==> flow/design.v <==
module cordic_magphase #(
    parameter integer INPUT_WIDTH      = 16,
    parameter integer INT_WIDTH        = 32,
    parameter integer ITERATIONS       = 32,
    parameter integer GAIN_FRAC_BITS   = 28,
    parameter integer OUTPUT_FRAC_BITS = 14
) (
    input  wire                          clk,
    input  wire                          rst_n,
    input  wire                          start,
    input  wire signed [INPUT_WIDTH-1:0] x_in,
    input  wire signed [INPUT_WIDTH-1:0] y_in,
    output reg                           busy,
    output reg                           done,
    output reg  signed [INT_WIDTH-1:0]   magnitude,
    output reg  signed [INT_WIDTH-1:0]   phase
);
    localparam IDLE         = 2'd0;
    localparam ITERATE      = 2'd1;
    localparam POST_PROCESS = 2'd2;
    localparam DONE_STATE   = 2'd3;
    reg [1:0] state, state_next;
    reg signed [INT_WIDTH-1:0] x_reg, y_reg, x_next, y_next;
    reg signed [INT_WIDTH-1:0] z_reg, z_next;
    reg [5:0]                  iter_cnt, iter_cnt_next;
    reg signed [1:0] pi_correction, pi_correction_next;  
    localparam [31:0] PI_CONST32    = 32'h3243F6A8;  
    localparam [31:0] TWOPI_CONST32 = 32'h6487ED51;  
    localparam [31:0] K_INV32       = 32'd162600000;
    localparam signed [INT_WIDTH-1:0] PI_CONST    = {{(INT_WIDTH-32){PI_CONST32[31]}}, PI_CONST32};
    localparam signed [INT_WIDTH-1:0] TWOPI_CONST = {{(INT_WIDTH-32){TWOPI_CONST32[31]}}, TWOPI_CONST32};
    localparam signed [INT_WIDTH-1:0] K_INV       = {{(INT_WIDTH-32){K_INV32[31]}}, K_INV32};
    function signed [31:0] atan_lut;
        input [4:0] idx;
        begin
            case (idx)
                4'd0:  atan_lut = 32'sh0C90FDAA;
                4'd1:  atan_lut = 32'sh076B19C1;
                4'd2:  atan_lut = 32'sh03EB6EBF;
                4'd3:  atan_lut = 32'sh01FD5BA9;
                4'd4:  atan_lut = 32'sh00FFAAE0;
                4'd5:  atan_lut = 32'sh007FF55B;
                4'd6:  atan_lut = 32'sh003FFEA8;
                4'd7:  atan_lut = 32'sh001FFFDA;
                4'd8:  atan_lut = 32'sh000FFFEF;
                4'd9:  atan_lut = 32'sh0007FFFF;
                4'd10: atan_lut = 32'sh0003FFFF;
                4'd11: atan_lut = 32'sh0001FFFF;
                4'd12: atan_lut = 32'sh0000FFFF;
                4'd13: atan_lut = 32'sh00007FFF;
                4'd14: atan_lut = 32'sh00003FFF;
                4'd15: atan_lut = 32'sh00001FFF;  
                5'd16: atan_lut = 32'sh00000FFF;  
                5'd17: atan_lut = 32'sh000007FF;  
                5'd18: atan_lut = 32'sh000003FF;  
                5'd19: atan_lut = 32'sh000001FF;  
                5'd20: atan_lut = 32'sh000000FF;  
                5'd21: atan_lut = 32'sh0000007F;  
                5'd22: atan_lut = 32'sh0000003F;  
                5'd23: atan_lut = 32'sh0000001F;  
                5'd24: atan_lut = 32'sh0000000F;  
                5'd25: atan_lut = 32'sh00000007;  
                5'd26: atan_lut = 32'sh00000003;  
                5'd27: atan_lut = 32'sh00000001;  
                default: atan_lut = 32'sh00000000;  
            endcase
        end
    endfunction
    wire signed [47:0] mag_prod = x_reg * K_INV;  
    wire signed [INT_WIDTH-1:0] mag_corr = mag_prod >>> GAIN_FRAC_BITS;
    reg  signed [INT_WIDTH-1:0] phase_tmp;
    always @(posedge clk or negedge rst_n) begin
        if (!rst_n) begin
            state     <= IDLE;
            busy      <= 1'b0;
            done      <= 1'b0;
            x_reg     <= 0;
            y_reg     <= 0;
            z_reg     <= 0;
            iter_cnt  <= 0;
            magnitude <= 0;
            phase     <= 0;
            pi_correction <= 2'sd0;
        end else begin
            state    <= state_next;
            x_reg    <= x_next;
            y_reg    <= y_next;
            z_reg    <= z_next;
            iter_cnt <= iter_cnt_next;
            pi_correction <= pi_correction_next;
            busy     <= (state_next != IDLE) && (state_next != DONE_STATE);
            done     <= (state_next == DONE_STATE);
            if (state_next == DONE_STATE) begin
                magnitude <= ((mag_corr < 0) ? -mag_corr : mag_corr) << OUTPUT_FRAC_BITS;
                case (pi_correction)
                    -2'sd1: phase_tmp = z_next - PI_CONST;
                    2'sd0:  phase_tmp = z_next;
                    default: phase_tmp = z_next + PI_CONST;
                endcase
                if (phase_tmp > PI_CONST)
                    phase_tmp = phase_tmp - TWOPI_CONST;
                else if (phase_tmp < -PI_CONST)
                    phase_tmp = phase_tmp + TWOPI_CONST;
                phase <= phase_tmp;
            end
        end
    end
    always @* begin
        state_next          = state;
        x_next              = x_reg;
        y_next              = y_reg;
        z_next              = z_reg;
        iter_cnt_next       = iter_cnt;
        pi_correction_next  = pi_correction;
        case (state)
            IDLE, DONE_STATE: begin
                if (start) begin
                    x_next = {{(INT_WIDTH-INPUT_WIDTH){x_in[INPUT_WIDTH-1]}}, x_in};
                    y_next = {{(INT_WIDTH-INPUT_WIDTH){y_in[INPUT_WIDTH-1]}}, y_in};
                    if (x_next < 0) begin
                        x_next = -x_next;
                        y_next = -y_next;
                        pi_correction_next = (y_next >= 0) ? 2'sd1 : -2'sd1;
                    end else begin
                        pi_correction_next = 2'sd0;
                    end
                    z_next        = 0;
                    iter_cnt_next = 0;
                    state_next    = ITERATE;
                end else begin
                    state_next    = IDLE;
                end
            end
            ITERATE: begin
                if (iter_cnt < ITERATIONS) begin
                    if (y_reg >= 0) begin
                        x_next = x_reg + (y_reg >>> iter_cnt);
                        y_next = y_reg - (x_reg >>> iter_cnt);
                        z_next = z_reg + atan_lut(iter_cnt[4:0]);
                    end else begin
                        x_next = x_reg - (y_reg >>> iter_cnt);
                        y_next = y_reg + (x_reg >>> iter_cnt);
                        z_next = z_reg - atan_lut(iter_cnt[4:0]);
                    end
                    iter_cnt_next = iter_cnt + 1'b1;
                    if (iter_cnt == ITERATIONS-1)
                        state_next = POST_PROCESS;
                end else begin
                    state_next = POST_PROCESS;
                end
            end
            POST_PROCESS: begin
                state_next = DONE_STATE;
            end
            default: state_next = IDLE;
        endcase
    end
endmodule
==> flow/config.mk <==
export PLATFORM = sky130hd
export DESIGN_NAME = cordic_magphase
export DESIGN_NICKNAME = cordic_magphase
export VERILOG_FILES = /design/flow/design.v
export SDC_FILE = /design/flow/constraint.sdc
export NUM_CORES = 4
export LEC_CHECK = 0
export CAP_MARGIN = 40
export CELL_PAD_IN_SITES_GLOBAL_PLACEMENT = 3
export CORE_MARGIN = 2
export CORE_UTILIZATION = 23
export CTS_CLUSTER_DIAMETER = 243
export CTS_CLUSTER_SIZE = 88
export GPL_TIMING_DRIVEN = 1
export MAX_ROUTING_LAYER = met4
export SLEW_MARGIN = 5
==> flow/constraint.sdc <==
create_clock -name core_clock -period 11.1 [get_ports {clk}]
set_input_delay 2.2200 -clock core_clock [delete_from_list [all_inputs] [get_ports {clk}]]
set_output_delay 2.2200 -clock core_clock [all_outputs]
set_load 0.01 [all_outputs]
run.sh (not shown) runs the stock make flow with config.mk's settings and CLKGATE_MAP_FILE=.
Then changed:
- MAX_ROUTING_LAYER: met4 -> met5
- SLEW_MARGIN: 5 -> 25
- TNS_END_PERCENT: default -> 85
Global-route usage is lower by 0.55 points.
Cell area barely changes.
Fmax is lower by 1.3%.
Sequential share of layout area is about the same.
Register-to-register slack got worse by 0.12 ns.
Die size stays the same.
Wire length hardly moves.
Worst setup slack got worse by 0.12 ns.
Via count hardly moves.
Then changed:
- ABC_AREA: default -> 1
- CAP_MARGIN: 40 -> 20
- CELL_PAD_IN_SITES_GLOBAL_PLACEMENT: 3 -> default
- CORE_UTILIZATION: 23 -> 68
- CTS_CLUSTER_DIAMETER: 243 -> 352
- CTS_CLUSTER_SIZE: 88 -> 100
- GPL_TIMING_DRIVEN: 1 -> default
- MAX_ROUTING_LAYER: met5 -> default
- SLEW_MARGIN: 25 -> 20
- TNS_END_PERCENT: 85 -> default
- clock period: 11.1 -> 18.8 ns (I/O delays scaled with it)
Routed wire length falls by 12%.
Utilization rises by 46 points.
Then changed:
- ABC_AREA: 1 -> default
- CORE_UTILIZATION: 68 -> 65
- CTS_CLUSTER_DIAMETER: 352 -> default
- CTS_CLUSTER_SIZE: 100 -> default
- SETUP_SLACK_MARGIN: default -> 0.93
- clock period: 18.8 -> 7.47 ns (I/O delays scaled with it)
Result:
- This time the run completed, yet does not pass: setup timing
- worst setup slack got worse by 11 ns
- utilization went up by 8.1 points
- routed wire length went up by 18%

RTL: the design.v shown in full above, as it stands there.
clock: 10.7 ns
lec_check: 0
cap_margin: 20
core_margin: 2
core_utilization: 27
slew_margin: 20
The first run went through all stages and came out clean.
==> next run, changes <==
--- a/flow/config.mk
+++ b/flow/config.mk
@@ -10 +10,2 @@
-export CORE_UTILIZATION = 27
+export CORE_UTILIZATION = 51
+export CTS_CLUSTER_SIZE = 100
==> flow/constraint.sdc (replaced) <==
create_clock -name core_clock -period 18.8 [get_ports {clk}]
set_input_delay 3.7600 -clock core_clock [delete_from_list [all_inputs] [get_ports {clk}]]
set_output_delay 3.7600 -clock core_clock [all_outputs]
set_load 0.01 [all_outputs]
Register-to-register slack gains 6.6 ns.
Worst setup slack gets better by 6.6 ns.
Non-clock buffer count shrinks by 15.
Die area goes down by 47%.
Cell area drops by 3.1%.
Via count is higher by 1.2%.
Final cell count drops by 14%.

// cordic_magphase: RTL as listed in full above, without the edits since
Settings: LEC_CHECK=0, ABC_AREA=0, CAP_MARGIN=20, CELL_PAD_IN_SITES_GLOBAL_PLACEMENT=1, CORE_MARGIN=2, CORE_UTILIZATION=40, CTS_CLUSTER_DIAMETER=270, CTS_CLUSTER_SIZE=100, GPL_ROUTABILITY_DRIVEN=0, HOLD_SLACK_MARGIN=0.27, PLACE_DENSITY_LB_ADDON=0.29, SLEW_MARGIN=20, TNS_END_PERCENT=20; clock period 20.0 ns.
The baseline went through all stages and came out clean.
Next try:
ABC_AREA = unset   (was 0)
CAP_MARGIN = 5   (was 20)
CELL_PAD_IN_SITES_GLOBAL_PLACEMENT = 3   (was 1)
CTS_CLUSTER_DIAMETER = unset   (was 270)
CTS_CLUSTER_SIZE = unset   (was 100)
GPL_ROUTABILITY_DRIVEN = unset   (was 0)
GPL_TIMING_DRIVEN = 0   (was unset)
HOLD_SLACK_MARGIN = unset   (was 0.27)
MAX_ROUTING_LAYER = met4   (was unset)
PLACE_DENSITY_LB_ADDON = 0.1   (was 0.29)
SETUP_SLACK_MARGIN = 3.97   (was unset)
TNS_END_PERCENT = 30   (was 20)
Result: Via count rises by 7.8%. Final area goes up by 1.4%. Wire length came out higher by 33%. Flip-flop count stays the same. Worst setup slack gets worse by 2.6 ns.
Next try:
ABC_AREA = 0   (was unset)
CAP_MARGIN = 20   (was 5)
CELL_PAD_IN_SITES_GLOBAL_PLACEMENT = 1   (was 3)
CTS_CLUSTER_DIAMETER = 100   (was unset)
CTS_CLUSTER_SIZE = 100   (was unset)
GPL_TIMING_DRIVEN = unset   (was 0)
MAX_ROUTING_LAYER = unset   (was met4)
PLACE_DENSITY_LB_ADDON = 0.29   (was 0.1)
SETUP_SLACK_MARGIN = unset   (was 3.97)
TNS_END_PERCENT = 20   (was 30)
After rerunning:
- The new run completed without violations
- setup slack is better by 2.6 ns
- cell area is lower by 1.4%
Next try:
ABC_AREA = unset   (was 0)
CELL_PAD_IN_SITES_GLOBAL_PLACEMENT = 3   (was 1)
CTS_CLUSTER_DIAMETER = unset   (was 100)
CTS_CLUSTER_SIZE = 88   (was 100)
HOLD_SLACK_MARGIN = 0.02   (was unset)
MAX_ROUTING_LAYER = met4   (was unset)
PLACE_DENSITY_LB_ADDON = 0.13   (was 0.29)
SLEW_MARGIN = 5   (was 20)
TNS_END_PERCENT = unset   (was 20)
Effect: The new run completed with no timing, DRC or antenna violations. Routed wire length climbs by 12%. Via count climbs by 1.9%. Cell count stays flat. Die area does not change. Final area hardly moves. Maximum frequency drops by 2.2%. Clock skew barely changes. Area after synthesis stays the same. Worst setup slack loses 0.22 ns. Clock-buffer cell count does not change. First-iteration DRC count drops by 1.6%.
Next try:
CAP_MARGIN = 25   (was 20)
CORE_UTILIZATION = 23   (was 40)
CTS_CLUSTER_DIAMETER = 243   (was unset)
GPL_TIMING_DRIVEN = 0   (was unset)
HOLD_SLACK_MARGIN = unset   (was 0.02)
PLACE_DENSITY_LB_ADDON = unset   (was 0.13)
clock period = 11.1 ns   (was 20.0 ns; I/O delays follow)
Sequential share of layout area falls by 0.62 points.
Wire length climbs by about 30%.
Final area grows by about 5%.
Next try:
CAP_MARGIN = 20   (was 25)
CELL_PAD_IN_SITES_GLOBAL_PLACEMENT = unset   (was 3)
CORE_UTILIZATION = 67   (was 23)
CTS_CLUSTER_DIAMETER = unset   (was 243)
CTS_CLUSTER_SIZE = unset   (was 88)
GPL_TIMING_DRIVEN = unset   (was 0)
HOLD_SLACK_MARGIN = -0.08   (was unset)
SLEW_MARGIN = 20   (was 5)
TNS_END_PERCENT = 5   (was unset)
clock period = 7.01 ns   (was 11.1 ns; I/O delays follow)
Result:
- This time the run reached the layout checks and failed them: negative setup slack
- final cell count came out lower by roughly a tenth
- via count rose by about a fifth
- clock-buffer cell count shrinks by 1
- clock skew stays flat
- flip-flop count stays the same
- first-iteration DRC count went up by well over a third
